==> inputs of run F <==
==> flow/design.v <==
`timescale 1ns / 1ps
module FIR(
    input clk,
    input reset,
    input enable_fir,
    input signed [15:0] fir_data_in,
    output reg signed [31:0] fir_data_out 
    );
    reg signed [15:0] buff0, buff1, buff2, buff3, buff4, buff5, buff6, buff7, buff8, buff9, buff10, buff11, buff12, buff13, buff14;
    wire signed [15:0] tap0, tap1, tap2, tap3, tap4, tap5, tap6, tap7, tap8, tap9, tap10, tap11, tap12, tap13, tap14; 
    reg signed [31:0] acc0, acc1, acc2, acc3, acc4, acc5, acc6, acc7, acc8, acc9, acc10, acc11, acc12, acc13, acc14; 
    assign tap0 = 16'hfe64;
    assign tap1 = 16'hfc8a; 
    assign tap2 = 16'hfc04; 
    assign tap3 = 16'hff93; 
    assign tap4 = 16'h0883; 
    assign tap5 = 16'h14ef; 
    assign tap6 = 16'h1ff7; 
    assign tap7 = 16'h2463; 
    assign tap8 = 16'h1ff7; 
    assign tap9 = 16'h14ef;
    assign tap10 = 16'h0883; 
    assign tap11 = 16'hff93; 
    assign tap12 = 16'hfc04; 
    assign tap13 = 16'hfc8a; 
    assign tap14 = 16'hfe64;
	always @ (posedge clk)
        begin
            if(enable_fir == 1'b1)
                begin
                    buff0 <= fir_data_in;
                    acc0 <= tap0 * buff0;
                    buff1 <= buff0;  
                    acc1 <= tap1 * buff1;
                    buff2 <= buff1; 
                    acc2 <= tap2 * buff2;
                    buff3 <= buff2;     
                    acc3 <= tap3 * buff3;
                    buff4 <= buff3;  
                    acc4 <= tap4 * buff4;
                    buff5 <= buff4; 
                    acc5 <= tap5 * buff5;
                    buff6 <= buff5;  
                    acc6 <= tap6 * buff6;
                    buff7 <= buff6; 
                    acc7 <= tap7 * buff7;
                    buff8 <= buff7;  
                    acc8 <= tap8 * buff8;
                    buff9 <= buff8;     
                    acc9 <= tap9 * buff9;
                    buff10 <= buff9;   
                    acc10 <= tap10 * buff10;
                    buff11 <= buff10;    
                    acc11 <= tap11 * buff11;
                    buff12 <= buff11;    
                    acc12 <= tap12 * buff12;
                    buff13 <= buff12;  
                    acc13 <= tap13 * buff13;  
                    buff14 <= buff13;  
                    acc14 <= tap14 * buff14;  
                end
        end   
    always @ (posedge clk) 
        begin
            if (enable_fir == 1'b1)
                begin
                    fir_data_out <= acc0 + acc1 + acc2 + acc3 + acc4 + acc5 + acc6 + acc7 + acc8 + acc9 + acc10 + acc11 + acc12 + acc13 + acc14;
                end
        end 
endmodule
`timescale 1 ns / 1 ps
module AXIS_FIR_v1_0_S_AXIS #
    (
        parameter integer C_S_AXIS_TDATA_WIDTH	= 16
    )
    (
        input wire [3:0] s_axis_tkeep,
        output reg enable_fir,
        output reg [C_S_AXIS_TDATA_WIDTH-1 : 0] fir_data_in,
        input wire  S_AXIS_ACLK,
        input wire  S_AXIS_ARESETN,
        output wire  S_AXIS_TREADY,
        input wire [C_S_AXIS_TDATA_WIDTH-1 : 0] S_AXIS_TDATA,
        input wire [(C_S_AXIS_TDATA_WIDTH/8)-1 : 0] S_AXIS_TSTRB,
        input wire  S_AXIS_TLAST,
        input wire  S_AXIS_TVALID
    );
    function integer clogb2 (input integer bit_depth);
        begin
            for(clogb2=0; bit_depth>0; clogb2=clogb2+1)
                bit_depth = bit_depth >> 1;
        end
    endfunction
    localparam NUMBER_OF_INPUT_WORDS  = 8;
    localparam bit_num  = clogb2(NUMBER_OF_INPUT_WORDS-1);
    parameter [1:0] IDLE        = 1'b0,  
                    WRITE_FIFO  = 1'b1;  
    reg axis_tready;
    reg mst_exec_state; 
    genvar byte_index;   
    wire fifo_wren;
    reg fifo_full_flag;
    reg [bit_num-1:0] write_pointer;
    reg writes_done;
    assign S_AXIS_TREADY = axis_tready;
    always @ (posedge S_AXIS_ACLK) 
        begin  
            if (!S_AXIS_ARESETN) 
                begin
                  mst_exec_state <= IDLE;
                  axis_tready <= 1'b0;
                end  
            else
                case (mst_exec_state)
                    IDLE: 
                        if (S_AXIS_TVALID)
                            begin
                                mst_exec_state <= WRITE_FIFO;
                                axis_tready <= 1'b1;  
                            end
                        else
                            begin
                                mst_exec_state <= IDLE;
                                axis_tready <= 1'b0;  
                            end
                    WRITE_FIFO: 
                        if (writes_done)
                            begin
                                mst_exec_state <= IDLE;
                            end
                        else
                            begin
                                mst_exec_state <= WRITE_FIFO;
                            end
                endcase
        end
    always@(posedge S_AXIS_ACLK)
        begin
            if(!S_AXIS_ARESETN)
                begin
                    write_pointer <= 0;
                    writes_done <= 1'b0;
                end  
            else
                if (write_pointer <= NUMBER_OF_INPUT_WORDS-1)
                    begin
                        if (fifo_wren)
                            begin
                                write_pointer <= write_pointer + 1;
                                writes_done <= 1'b0;
                            end
                        if ((write_pointer == NUMBER_OF_INPUT_WORDS-1)|| S_AXIS_TLAST)
                            begin
                                writes_done <= 1'b1;
                            end
                    end  
        end
    assign fifo_wren = S_AXIS_TVALID && axis_tready;
    generate 
        for (byte_index=0; byte_index<= (C_S_AXIS_TDATA_WIDTH/8-1); byte_index=byte_index+1)
            begin:FIFO_GEN
                reg  [(C_S_AXIS_TDATA_WIDTH/4)-1:0] stream_data_fifo [0 : NUMBER_OF_INPUT_WORDS-1];
                always @ (posedge S_AXIS_ACLK)
                    begin
                        if (fifo_wren) 
                            begin
                                stream_data_fifo[write_pointer] <= S_AXIS_TDATA[(byte_index*8+7) -: 8];
                            end  
                    end  
            end		
    endgenerate
    always @ (posedge S_AXIS_ACLK)
        begin  
            if (!S_AXIS_ARESETN)
                begin 
                    enable_fir <= 1'b0;
                    fir_data_in <= 16'd0;
                end
            else if (fifo_wren)
                begin
                    enable_fir <= 1'b1;
                    fir_data_in <= S_AXIS_TDATA;
                end
            else 
                begin 
                    enable_fir <= enable_fir;
                    fir_data_in <= fir_data_in;
                end
        end  
endmodule
`timescale 1ns / 1ps
module AXIS_FIR_v1_0_M_AXIS #
    (
        parameter integer C_M_AXIS_TDATA_WIDTH	= 32,
        parameter integer C_M_START_COUNT	= 32
    )
	(
        output reg [3:0] m_axis_tkeep,
        input wire enable_fir,
        input wire [C_M_AXIS_TDATA_WIDTH-1 : 0] fir_data_out,
        input wire  M_AXIS_ACLK,
        input wire  M_AXIS_ARESETN,
        output wire  M_AXIS_TVALID,
        output wire [C_M_AXIS_TDATA_WIDTH-1 : 0] M_AXIS_TDATA,
        output wire [(C_M_AXIS_TDATA_WIDTH/8)-1 : 0] M_AXIS_TSTRB,
        output wire  M_AXIS_TLAST,
        input wire  M_AXIS_TREADY 
	);
	localparam NUMBER_OF_OUTPUT_WORDS = 8;                                               
	function integer clogb2 (input integer bit_depth);                                   
        begin                                                                              
            for(clogb2=0; bit_depth>0; clogb2=clogb2+1)                                      
                bit_depth = bit_depth >> 1;                                                    
        end                                                                                
	endfunction                                                                          
	localparam integer WAIT_COUNT_BITS = clogb2(C_M_START_COUNT-1);                      
	localparam bit_num  = clogb2(NUMBER_OF_OUTPUT_WORDS);                                
	parameter [1:0] IDLE          = 2'b00,  
	                INIT_COUNTER  = 2'b01,  
	                SEND_STREAM   = 2'b10;  
	reg [1:0] mst_exec_state;  
	reg [bit_num-1:0] read_pointer;                                                      
	reg [WAIT_COUNT_BITS-1 : 0] count;
	wire axis_tvalid;
	reg axis_tvalid_delay;
	wire axis_tlast;
	reg axis_tlast_delay;
	reg [C_M_AXIS_TDATA_WIDTH-1 : 0] stream_data_out;
	wire tx_en;
	reg tx_done;
	assign M_AXIS_TVALID = axis_tvalid_delay;
	assign M_AXIS_TDATA	 = stream_data_out;
	assign M_AXIS_TLAST	 = axis_tlast_delay;
	assign M_AXIS_TSTRB	 = {(C_M_AXIS_TDATA_WIDTH/8){1'b1}};
    always @(posedge M_AXIS_ACLK)                                             
        begin                                                                     
            if (!M_AXIS_ARESETN)                                                    
                begin                                                                 
                    mst_exec_state <= IDLE;                                             
                    count    <= 0;                                                      
                end                                                                   
            else                                                                    
                case (mst_exec_state)                                                 
                    IDLE:                                                               
                                mst_exec_state <= INIT_COUNTER;                              
                    INIT_COUNTER:                                                       
                        if (count == C_M_START_COUNT - 1)                               
                            begin                                                           
                                mst_exec_state <= SEND_STREAM;                               
                            end                                                             
                        else                                                              
                            begin                                                           
                                count <= count + 1;                                           
                                mst_exec_state <= INIT_COUNTER;                              
                            end                                                             
                    SEND_STREAM:                                                        
                        if (tx_done)                                                      
                            begin                                                           
                                mst_exec_state <= INIT_COUNTER;
                                count <= 0;                                     
                            end                                                             
                        else                                                              
                            begin                                                           
                                mst_exec_state <= SEND_STREAM;                                
                            end                                                             
                endcase                                                               
        end                                                                       
    assign axis_tvalid = (mst_exec_state != IDLE);
	assign axis_tlast = (read_pointer == NUMBER_OF_OUTPUT_WORDS-1);                                
    always @(posedge M_AXIS_ACLK)                                                                  
        begin                                                                                          
            if (!M_AXIS_ARESETN)                                                                         
                begin                                                                                      
                    axis_tvalid_delay <= 1'b0;                                                               
                    axis_tlast_delay <= 1'b0;                                                                
                end                                                                                        
            else                                                                                         
                begin                                                                                      
                    axis_tvalid_delay <= axis_tvalid;                                                        
                    axis_tlast_delay <= axis_tlast;                                                          
                end                                                                                        
        end                                                                                            
    always@(posedge M_AXIS_ACLK)                                               
        begin                                                                            
            if(!M_AXIS_ARESETN)                                                            
                begin                                                                        
                    read_pointer <= 0;                                                         
                    tx_done <= 1'b0;                                                           
                end                                                                          
            else                                                                           
            if (read_pointer <= NUMBER_OF_OUTPUT_WORDS-1)                                
                begin                                                                      
                    if (tx_en)                                                               
                        begin                                                                  
                            read_pointer <= read_pointer + 1;                                    
                            tx_done <= 1'b0;                                                     
                        end                                                                    
                end                                                                        
            else if (read_pointer == NUMBER_OF_OUTPUT_WORDS)                             
                begin                                                                      
                    tx_done <= 1'b1;   
                    read_pointer <= 0;  
                end                                                                        
        end                                                                              
	assign tx_en = M_AXIS_TREADY && axis_tvalid;   
    always @( posedge M_AXIS_ACLK )                  
        begin                                            
            if(!M_AXIS_ARESETN)                            
                begin                                        
                    stream_data_out <= 1;                      
                end                                          
            else if (tx_en) 
                begin                                        
                    stream_data_out <= fir_data_out;  
                end                                          
        end                                              
    always @ (posedge M_AXIS_ACLK)
        begin
            if (enable_fir == 1'b1 && M_AXIS_ARESETN == 1'b1)
                begin
                    m_axis_tkeep <= 4'hf;
                end
            else
                begin
                    m_axis_tkeep <= 4'h0;
                end
        end    
endmodule
`timescale 1 ns / 1 ps
module AXIS_FIR_v1_0 # 
    (
        parameter integer C_S_AXIS_TDATA_WIDTH	= 16,
        parameter integer C_M_AXIS_TDATA_WIDTH	= 32,
        parameter integer C_M_AXIS_START_COUNT	= 32
    )
    (
        input wire [3:0] s_axis_tkeep,
        output wire [3:0] m_axis_tkeep,
        input wire  s_axis_aclk,
        input wire  s_axis_aresetn,
        output wire  s_axis_tready,
        input wire [C_S_AXIS_TDATA_WIDTH-1 : 0] s_axis_tdata,
        input wire [(C_S_AXIS_TDATA_WIDTH/8)-1 : 0] s_axis_tstrb,
        input wire  s_axis_tlast,
        input wire  s_axis_tvalid,
        input wire  m_axis_aclk,
        input wire  m_axis_aresetn,
        output wire  m_axis_tvalid,
        output wire [C_M_AXIS_TDATA_WIDTH-1 : 0] m_axis_tdata,
        output wire [(C_M_AXIS_TDATA_WIDTH/8)-1 : 0] m_axis_tstrb,
        output wire  m_axis_tlast,
        input wire  m_axis_tready
    );
    wire [C_S_AXIS_TDATA_WIDTH-1 : 0] fir_data_in;
    wire [C_M_AXIS_TDATA_WIDTH-1 : 0] fir_data_out;
    wire enable_fir;
    AXIS_FIR_v1_0_S_AXIS # ( 
        .C_S_AXIS_TDATA_WIDTH(C_S_AXIS_TDATA_WIDTH)
    ) AXIS_FIR_v1_0_S_AXIS_inst (
        .s_axis_tkeep(s_axis_tkeep),
        .enable_fir(enable_fir),
        .fir_data_in(fir_data_in),
        .S_AXIS_ACLK(s_axis_aclk),
        .S_AXIS_ARESETN(s_axis_aresetn),
        .S_AXIS_TREADY(s_axis_tready),
        .S_AXIS_TDATA(s_axis_tdata),
        .S_AXIS_TSTRB(s_axis_tstrb),
        .S_AXIS_TLAST(s_axis_tlast),
        .S_AXIS_TVALID(s_axis_tvalid)
    );
    AXIS_FIR_v1_0_M_AXIS # ( 
        .C_M_AXIS_TDATA_WIDTH(C_M_AXIS_TDATA_WIDTH),
        .C_M_START_COUNT(C_M_AXIS_START_COUNT)
    ) AXIS_FIR_v1_0_M_AXIS_inst (
        .m_axis_tkeep(m_axis_tkeep),
        .enable_fir(enable_fir),
        .fir_data_out(fir_data_out),
        .M_AXIS_ACLK(s_axis_aclk),
        .M_AXIS_ARESETN(s_axis_aresetn),
        .M_AXIS_TVALID(m_axis_tvalid),
        .M_AXIS_TDATA(m_axis_tdata),
        .M_AXIS_TSTRB(m_axis_tstrb),
        .M_AXIS_TLAST(m_axis_tlast),
        .M_AXIS_TREADY(m_axis_tready)
    );
    FIR LPF_FIR_inst (
        .clk(s_axis_aclk),
        .reset(s_axis_aresetn),
        .enable_fir(enable_fir),
        .fir_data_in(fir_data_in),  
        .fir_data_out(fir_data_out)  
    );
endmodule
==> flow/run.sh <==
#!/bin/bash
# the make line also repeats each setting of config.mk as NAME=value (left out here)
make -C /OpenROAD-flow-scripts/flow DESIGN_CONFIG=/design/flow/config.mk WORK_HOME=/design/flow/orfs CLKGATE_MAP_FILE= finish
==> flow/config.mk <==
export PLATFORM = sky130hd
export DESIGN_NAME = AXIS_FIR_v1_0
export DESIGN_NICKNAME = AXIS_FIR_v1_0
export VERILOG_FILES = /design/flow/design.v
export SDC_FILE = /design/flow/constraint.sdc
export NUM_CORES = 4
export LEC_CHECK = 0
export CAP_MARGIN = 20
export CORE_MARGIN = 2
export CORE_UTILIZATION = 72
export CTS_CLUSTER_DIAMETER = 28
export CTS_CLUSTER_SIZE = 14
export PLACE_DENSITY_LB_ADDON = 0.28
export SETUP_SLACK_MARGIN = 1.68
export SLEW_MARGIN = 20
==> flow/constraint.sdc <==
create_clock -name core_clock -period 6.66 [get_ports {s_axis_aclk}]
set_input_delay 1.3320 -clock core_clock [delete_from_list [all_inputs] [get_ports {s_axis_aclk}]]
set_output_delay 1.3320 -clock core_clock [all_outputs]
set_load 0.01 [all_outputs]
==> run M: changes against run F <==
Settings changed: CORE_UTILIZATION 72 to 40, CTS_CLUSTER_DIAMETER 28 to not set, CTS_CLUSTER_SIZE 14 to not set, PLACE_DENSITY_LB_ADDON 0.28 to not set, SETUP_SLACK_MARGIN 1.68 to not set.
==> flow/constraint.sdc (replaced) <==
create_clock -name core_clock -period 7.24 [get_ports {s_axis_aclk}]
set_input_delay 1.4480 -clock core_clock [delete_from_list [all_inputs] [get_ports {s_axis_aclk}]]
set_output_delay 1.4480 -clock core_clock [all_outputs]
set_load 0.01 [all_outputs]
==> run E: changes against run F <==
Settings changed: CAP_MARGIN 20 to 15, CTS_CLUSTER_SIZE 14 to 44, HOLD_SLACK_MARGIN set to -0.08, PLACE_DENSITY_LB_ADDON 0.28 to not set, SETUP_SLACK_MARGIN 1.68 to 1.64.
==> flow/constraint.sdc (replaced) <==
create_clock -name core_clock -period 6.8 [get_ports {s_axis_aclk}]
set_input_delay 1.3600 -clock core_clock [delete_from_list [all_inputs] [get_ports {s_axis_aclk}]]
set_output_delay 1.3600 -clock core_clock [all_outputs]
set_load 0.01 [all_outputs]
==> results <==
Run E finished with timing, DRC and antenna clean. Run F completed and failed the layout checks on negative setup slack. Run M produced a clean layout.
Non-clock buffer count: run E is higher than run M (393).
Hold slack, highest first: run F, run M, run E.
Critical path depth: run M is lower than run F (1).
Count of clock-buffer cells in the layout: run F > run E > run M.
Final area, highest first: run F, run E, run M.
The highest maximum frequency belongs to run E, the lowest to run F.
Worst setup slack: run F is worse than run E (0.78 ns).
In run E the first-iteration DRC count is higher than in run M, by about 70%.
Area after synthesis is the same in run M and run F.
==> figures <==
GPL Wtd Cong: run E 0.961; run F 0.993; run M 0.928
Setup slack after layout: run E 0.140 ns; run F -0.644 ns; run M 0.319 ns
Standard cell area after detailed placement: run E 84500 um2; run F 84600 um2; run M 85300 um2
Initial DRC Count: run E 5390; run F 8808; run M 3113
Met2 demand-to-capacity share in global routing: run E 61.8%; run F 66.0%; run M 30.5%
Unrepaired setup endpoints after global routing: run E yes; run F yes; run M no
Multi-input combinational cell area: run E 55800 um2; run F 56300 um2; run M 52500 um2
Maximum fanout along the worst path: run E 3; run F 3; run M 7
Clock H-tree levels: run E 4; run F 4; run M 3
Relative slew slack: run E 21.1%; run F 16.5%; run M 34.8%
Routed WL: run E 231000 um; run F 283000 um; run M 187000 um
Area of the die: run E 115000 um2; run F 115000 um2; run M 206000 um2
Number of global-route vias before repair: run E 60689; run F 63439; run M 52981
DPL Wire Length: run E 153000 um; run F 154000 um; run M 157000 um
Global-route wire length before repair: run E 332000 um; run F 351000 um; run M 299000 um
Area of the placeable core: run E 112000 um2; run F 112000 um2; run M 202000 um2
Achievable clock frequency: run E 0.150 GHz; run F 0.137 GHz; run M 0.144 GHz
Inst Count DP: run E 8936; run F 8953; run M 10097
Status: run E finished clean; run F failed layout checks; run M finished clean
Layout check failures: run E -; run F negative setup slack; run M -
